==> flow/design.v (excerpt) <==
module DSP(A,B,C,D,CARRYIN,M,P,CARRYOUT,CARRYOUTF,CLK,OPMODE,
CEA,CEB,CEC,CED,CECARRYIN,CEM,CEP,CEOPMODE,
RSTA,RSTB,RSTC,RSTD,RSTCARRYIN,RSTM,RSTP,RSTOPMODE,
BCOUT,PCIN,PCOUT);
input[17:0] A, B, D;
input[47:0] C,PCIN;
input[7:0] OPMODE;
input CARRYIN,CLK,CEA,CEB,CEC,CECARRYIN,CED,CEM,CEP,CEOPMODE;
input RSTA,RSTB,RSTC,RSTD,RSTCARRYIN,RSTM,RSTP,RSTOPMODE;
output wire[35:0] M;
output wire[47:0] P,PCOUT;
output wire[17:0] BCOUT;
output CARRYOUT,CARRYOUTF;
parameter A0REG=0;	 
parameter A1REG=1; 
parameter B0REG=0;
parameter B1REG=1;
parameter CREG=1;
parameter DREG=1;
parameter MREG=1;
parameter PREG=1;
parameter CARRYINREG=1;
parameter CARRYOUTREG=1;
parameter OPMODEREG=1;
parameter CARRYINSEL="OPMODE5";  
parameter B_INPUT="DIRECT";  
parameter RSTTYPE="SYNC";   
wire[7:0] OPMODE_REG;
wire[17:0] D_REG;
reg[17:0] B0_IN;
wire[17:0] B0_REG;
reg[17:0] PRE_RESULT;
wire[17:0] B1_IN;
wire[17:0] B1_REG;
wire[17:0] A0_REG;
wire[17:0] A1_REG;
wire[35:0] Product_Result;
wire[35:0] M_REG;
reg[47:0] X_OUT;
reg[47:0] Z_OUT;
wire[48:0] Post_Result;
wire[47:0] C_REG;
reg Carry_IN;  
wire CIN; 
wire Carry_Out_In;
reg_mux #(.WIDTH(18), .PIPELINE(DREG), .RESET_TYPE(RSTTYPE)) DREG_INST(.in(D), .out(D_REG), .clk(CLK), .ce(CED), .rst(RSTD));
reg_mux #(.WIDTH(18), .PIPELINE(B0REG), .RESET_TYPE(RSTTYPE)) B0REG_INST(.in(B0_IN), .out(B0_REG), .clk(CLK), .ce(CEB), .rst(RSTB));
  ...
Size in the first run: ~3400 cells after synthesis, roughly 330 I/O pins.
Settings: LEC_CHECK=0, CAP_MARGIN=5, CORE_MARGIN=2, CORE_UTILIZATION=72, CTS_CLUSTER_DIAMETER=48, CTS_CLUSTER_SIZE=15, SETUP_SLACK_MARGIN=1.66, SLEW_MARGIN=20; clock period 6.48 ns.
run.sh (not shown) runs the stock make flow with config.mk's settings and CLKGATE_MAP_FILE=.
The baseline aborted during global routing.
Rerun with:
==> flow/config.mk (replaced) <==
export PLATFORM = sky130hd
export DESIGN_NAME = DSP
export DESIGN_NICKNAME = DSP
export VERILOG_FILES = /design/flow/design.v
export SDC_FILE = /design/flow/constraint.sdc
export NUM_CORES = 4
export LEC_CHECK = 0
export CAP_MARGIN = 20
export CORE_MARGIN = 2
export CORE_UTILIZATION = 40
export PLACE_DENSITY = 0.6
export SLEW_MARGIN = 20
==> flow/constraint.sdc (replaced) <==
create_clock -name core_clock -period 8.0 [get_ports {CLK}]
set_input_delay 1.6000 -clock core_clock [delete_from_list [all_inputs] [get_ports {CLK}]]
set_output_delay 1.6000 -clock core_clock [all_outputs]
set_load 0.01 [all_outputs]
After rerunning: This time the run went through all stages and came out clean; area after synthesis stays the same; synthesized cell count stays the same; die area came out higher by well over a third.
Rerun with:
--- a/flow/config.mk
+++ b/flow/config.mk
@@ -10,3 +10,4 @@
 export CORE_UTILIZATION = 40
 export PLACE_DENSITY = 0.6
+export SETUP_SLACK_MARGIN = -0.34
 export SLEW_MARGIN = 20
==> flow/constraint.sdc (replaced) <==
create_clock -name core_clock -period 7.26 [get_ports {CLK}]
set_input_delay 1.4520 -clock core_clock [delete_from_list [all_inputs] [get_ports {CLK}]]
set_output_delay 1.4520 -clock core_clock [all_outputs]
set_load 0.01 [all_outputs]
=>
- routed wire length increases slightly
- hold slack stays flat
- setup slack degrades by 0.51 ns
- maximum frequency increases by a few percent
- via count is about the same
- design area increases slightly
- critical path depth increases by 1
Rerun with:
--- a/flow/config.mk
+++ b/flow/config.mk
@@ -8,6 +8,6 @@
 export CAP_MARGIN = 20
 export CORE_MARGIN = 2
-export CORE_UTILIZATION = 40
-export PLACE_DENSITY = 0.6
-export SETUP_SLACK_MARGIN = -0.34
+export CORE_UTILIZATION = 65
+export CTS_CLUSTER_SIZE = 86
+export SETUP_SLACK_MARGIN = 0.09
 export SLEW_MARGIN = 20
==> flow/constraint.sdc (replaced) <==
create_clock -name core_clock -period 5.9 [get_ports {CLK}]
set_input_delay 1.1800 -clock core_clock [delete_from_list [all_inputs] [get_ports {CLK}]]
set_output_delay 1.1800 -clock core_clock [all_outputs]
set_load 0.01 [all_outputs]
=> The new run reached the layout checks and failed them: setup timing; hold slack gains 0.0049 ns; wire length climbs by 10%; worst setup slack loses 0.94 ns.
